wip/xenon:
// ARM
module ARM(input clk,rst,
           output [31:0] imem_addr,
           input [31:0] imem_rdata,
           output [31:0] dmem_addr,dmem_wdata,
           output dmem_we,
           input [31:0] dmem_rdata);
  wire [3:0] Dest_wb,SR,new_status,src1,src2;
  wire [3:0] ID_Stage_EXE_CMD,ID_Stage_Dest;
  wire [3:0] EXE_Stage_EXE_CMD,EXE_Stage_Dest;
  wire [3:0] MEM_Stage_EXE_CMD,MEM_Stage_Dest;
  wire [11:0] Shift_operand_IN,Shift_operand;
  wire [23:0] Signed_imm_24_IN,Signed_imm_24;
  wire [31:0] ID_Stage_pc,EXE_Stage_pc;
  wire [31:0] IF_Stage_instruction,ID_Stage_instruction_In;
  wire [31:0] Val_Rn_IN,Val_Rm_IN,Val_Rn,Val_Rm,MEM_Stage_Val_Rm;
  wire [31:0] EXE_Stage_ALU_result,MEM_Stage_ALU_result,WB_Stage_ALU_result;
  wire [31:0] BranchAddr;
  wire [31:0] Result_WB;
  wire [31:0] MEM_result,WB_Stage_MEM_result;
  wire [31:0] IF_Stage_pc;
  wire [3:0] SR_cond;
  wire Hazard_Detected,Branch_taken,writeBackEn;
  wire ID_Stage_WB_EN,ID_Stage_MEM_R_EN,ID_Stage_MEM_W_EN,ID_Stage_B,ID_Stage_S;
  wire imm_IN,imm,Two_Src,Rn_is_valid;
  wire EXE_Stage_WB_EN,EXE_Stage_MEM_R_EN,EXE_Stage_MEM_W_EN,EXE_Stage_S;
  wire MEM_Stage_WB_EN,MEM_Stage_MEM_R_EN,MEM_Stage_MEM_W_EN;
  wire WB_Stage_MEM_R_EN;
  assign SR_cond=EXE_Stage_S ? new_status : SR;
  IF_Stage if_stage(.clk(clk),
        .rst(rst),
        .freeze(Hazard_Detected),
        .Branch_taken(Branch_taken),
        .BranchAddr(BranchAddr),
        .imem_rdata(imem_rdata),
        .imem_addr(imem_addr),
        .PC(IF_Stage_pc),
        .Instruction(IF_Stage_instruction));
  IF_Stage_Reg if_stage_reg(.clk(clk),
        .rst(rst),
        .freeze(Hazard_Detected),
        .flush(Branch_taken),
        .PC_in(IF_Stage_pc),
        .Instruction_in(IF_Stage_instruction),
        .PC(ID_Stage_pc),
        .Instruction(ID_Stage_instruction_In));
  ID_Stage id_stage(.clk(clk),
        .rst(rst),
        .Instruction(ID_Stage_instruction_In),
        .Result_WB(Result_WB),
        .writeBackEn(writeBackEn),
        .Dest_wb(Dest_wb),
        .hazard(Hazard_Detected),
        .SR(SR_cond),
        .WB_EN(ID_Stage_WB_EN),
        .MEM_R_EN(ID_Stage_MEM_R_EN),
        .MEM_W_EN(ID_Stage_MEM_W_EN),
        .B(ID_Stage_B),
        .S(ID_Stage_S),
  ...
For scale: roughly 6200 cells after synthesis, roughly 850 flip-flops, about 160 I/O pins, ~54000 µm² of cells after synthesis.
==> flow/config.mk <==
export PLATFORM = sky130hd
export DESIGN_NAME = ARM
export DESIGN_NICKNAME = ARM
export VERILOG_FILES = /design/flow/design.v
export SDC_FILE = /design/flow/constraint.sdc
export NUM_CORES = 4
export LEC_CHECK = 0
export CAP_MARGIN = 20
export CORE_MARGIN = 2
export CORE_UTILIZATION = 51
export CTS_CLUSTER_SIZE = 25
export PLACE_DENSITY = 0.6
export SLEW_MARGIN = 20
==> flow/constraint.sdc <==
create_clock -name core_clock -period 7.1 [get_ports {clk}]
set_input_delay 1.4200 -clock core_clock [delete_from_list [all_inputs] [get_ports {clk}]]
set_output_delay 1.4200 -clock core_clock [all_outputs]
set_load 0.01 [all_outputs]
run.sh (not shown) runs the stock make flow with config.mk's settings and CLKGATE_MAP_FILE=.
wip/xenon: flow complete, layout not clean; failing: setup timing
What wip/harbor does differently from wip/xenon at the input level:
- CELL_PAD_IN_SITES_GLOBAL_PLACEMENT: unset -> 3
- CAP_MARGIN: 20 -> 10
- PLACE_DENSITY: 0.6 -> unset
- MAX_ROUTING_LAYER: unset -> met4
- CTS_CLUSTER_SIZE: 25 -> unset
- TNS_END_PERCENT: unset -> 95
- CELL_PAD_IN_SITES_DETAIL_PLACEMENT: unset -> 0
- the clock period (ns, I/O delays scaled along): 7.1 -> 7.37
Notes after the runs:
- Per the comparison of wip/harbor with wip/xenon, fraction of synthesized cell area in xor and xnor cells saw little to no change, chip height saw little to no change.
- As far as post-synthesis share of cell area spent on and, or, nand and nor gates goes, wip/xenon and wip/harbor are indistinguishable; the numbers are identical.
- wip/harbor | ERROR | global placement without I/O
- Share of synthesized area occupied by flip-flops and latches came out exactly the same in wip/harbor and wip/xenon.
- From wip/harbor to wip/xenon, combined area of all synthesized cells did not move at all.
- Reported for wip/harbor and wip/xenon, area of the die turned out identical to the last digit.
- Re flop and latch count out of synthesis: no difference whatsoever between wip/harbor and wip/xenon.
- As far as number of distinct library cell variants in the gate-level netlist after synthesis goes, wip/harbor and wip/xenon are indistinguishable; the numbers are identical.
- Compared with wip/xenon, in wip/harbor compound-cell area share of the yosys netlist comparable, core area comparable.
--- input diff wip/harbor..wip/lagoon ---
- TNS_END_PERCENT now 5, was 95
- CELL_PAD_IN_SITES_DETAIL_PLACEMENT no longer set, was 0
- CORE_UTILIZATION now 55, was 51
- CELL_PAD_IN_SITES_GLOBAL_PLACEMENT no longer set, was 3
- CAP_MARGIN now 15, was 10
- MAX_ROUTING_LAYER no longer set, was met4
- SETUP_SLACK_MARGIN now 2.11, previously not set
- GPL_ROUTABILITY_DRIVEN now 1, previously not set
- SLEW_MARGIN now 10, was 20
- CTS_CLUSTER_SIZE now 64, previously not set
- PLACE_DENSITY_LB_ADDON now 0.08, previously not set
- the clock period (ns, I/O delays scaled along) now 7.69, was 7.37
==> results <==
Vertical die dimension (wip/lagoon vs. wip/harbor) decreases by a few percent. Proportion of synthesized area in mux cells came out exactly the same in wip/lagoon and wip/harbor. wip/lagoon: core utilization before placement is 4.4 points higher than what wip/harbor reported. Diff wip/harbor -> wip/lagoon: count of state elements after synthesis did not really move, die size fell by 7.2%, cell count in the Yosys report ~0 delta. The remaining runs in wip/harbor and wip/lagoon completed every stage, whereas wip/harbor halted early. wip/lagoon finished all stages; layout check result: FAIL, due to setup timing. The flow ended early for wip/harbor: it failed with a tool error in global placement without I/O. Comparing wip/harbor against wip/lagoon, there is no change at all in proportion of register bits with asynchronous set or reset after synthesis.
The inputs of wip/zinc differ from those of wip/lagoon as listed below.
- swapping 64 for 13 in CTS_CLUSTER_SIZE
- clearing PLACE_DENSITY_LB_ADDON, which used to be 0.08
- swapping 2 for 4 in CORE_MARGIN
- clearing SETUP_SLACK_MARGIN, which used to be 2.11
- swapping 5 for 10 in TNS_END_PERCENT
- swapping 55 for 23 in CORE_UTILIZATION
- putting CTS_CLUSTER_DIAMETER at 141 where nothing was set
- swapping 1 for 0 in GPL_ROUTABILITY_DRIVEN
- putting HOLD_SLACK_MARGIN at 0.09 where nothing was set
- putting MAX_ROUTING_LAYER at met4 where nothing was set
- putting CELL_PAD_IN_SITES_DETAIL_PLACEMENT at 2 where nothing was set
- putting GPL_TIMING_DRIVEN at 0 where nothing was set
- swapping 7.69 for 7.31 in the clock period (ns, I/O delays scaled along)
## What came out
- wip/zinc never completed, since it errored out during global routing.
- From wip/lagoon to wip/zinc, maximum count of clock buffers along a single path did not move at all.
- Number of I/O port buffers: wip/zinc vs wip/lagoon, no meaningful difference
- Comparing wip/lagoon against wip/zinc, there is no change at all in cell count in the Yosys report.
- Per the comparison of wip/zinc with wip/lagoon, number of placement rows went up by about 55%; width of the die went up; HPWL after detailed placement now larger.
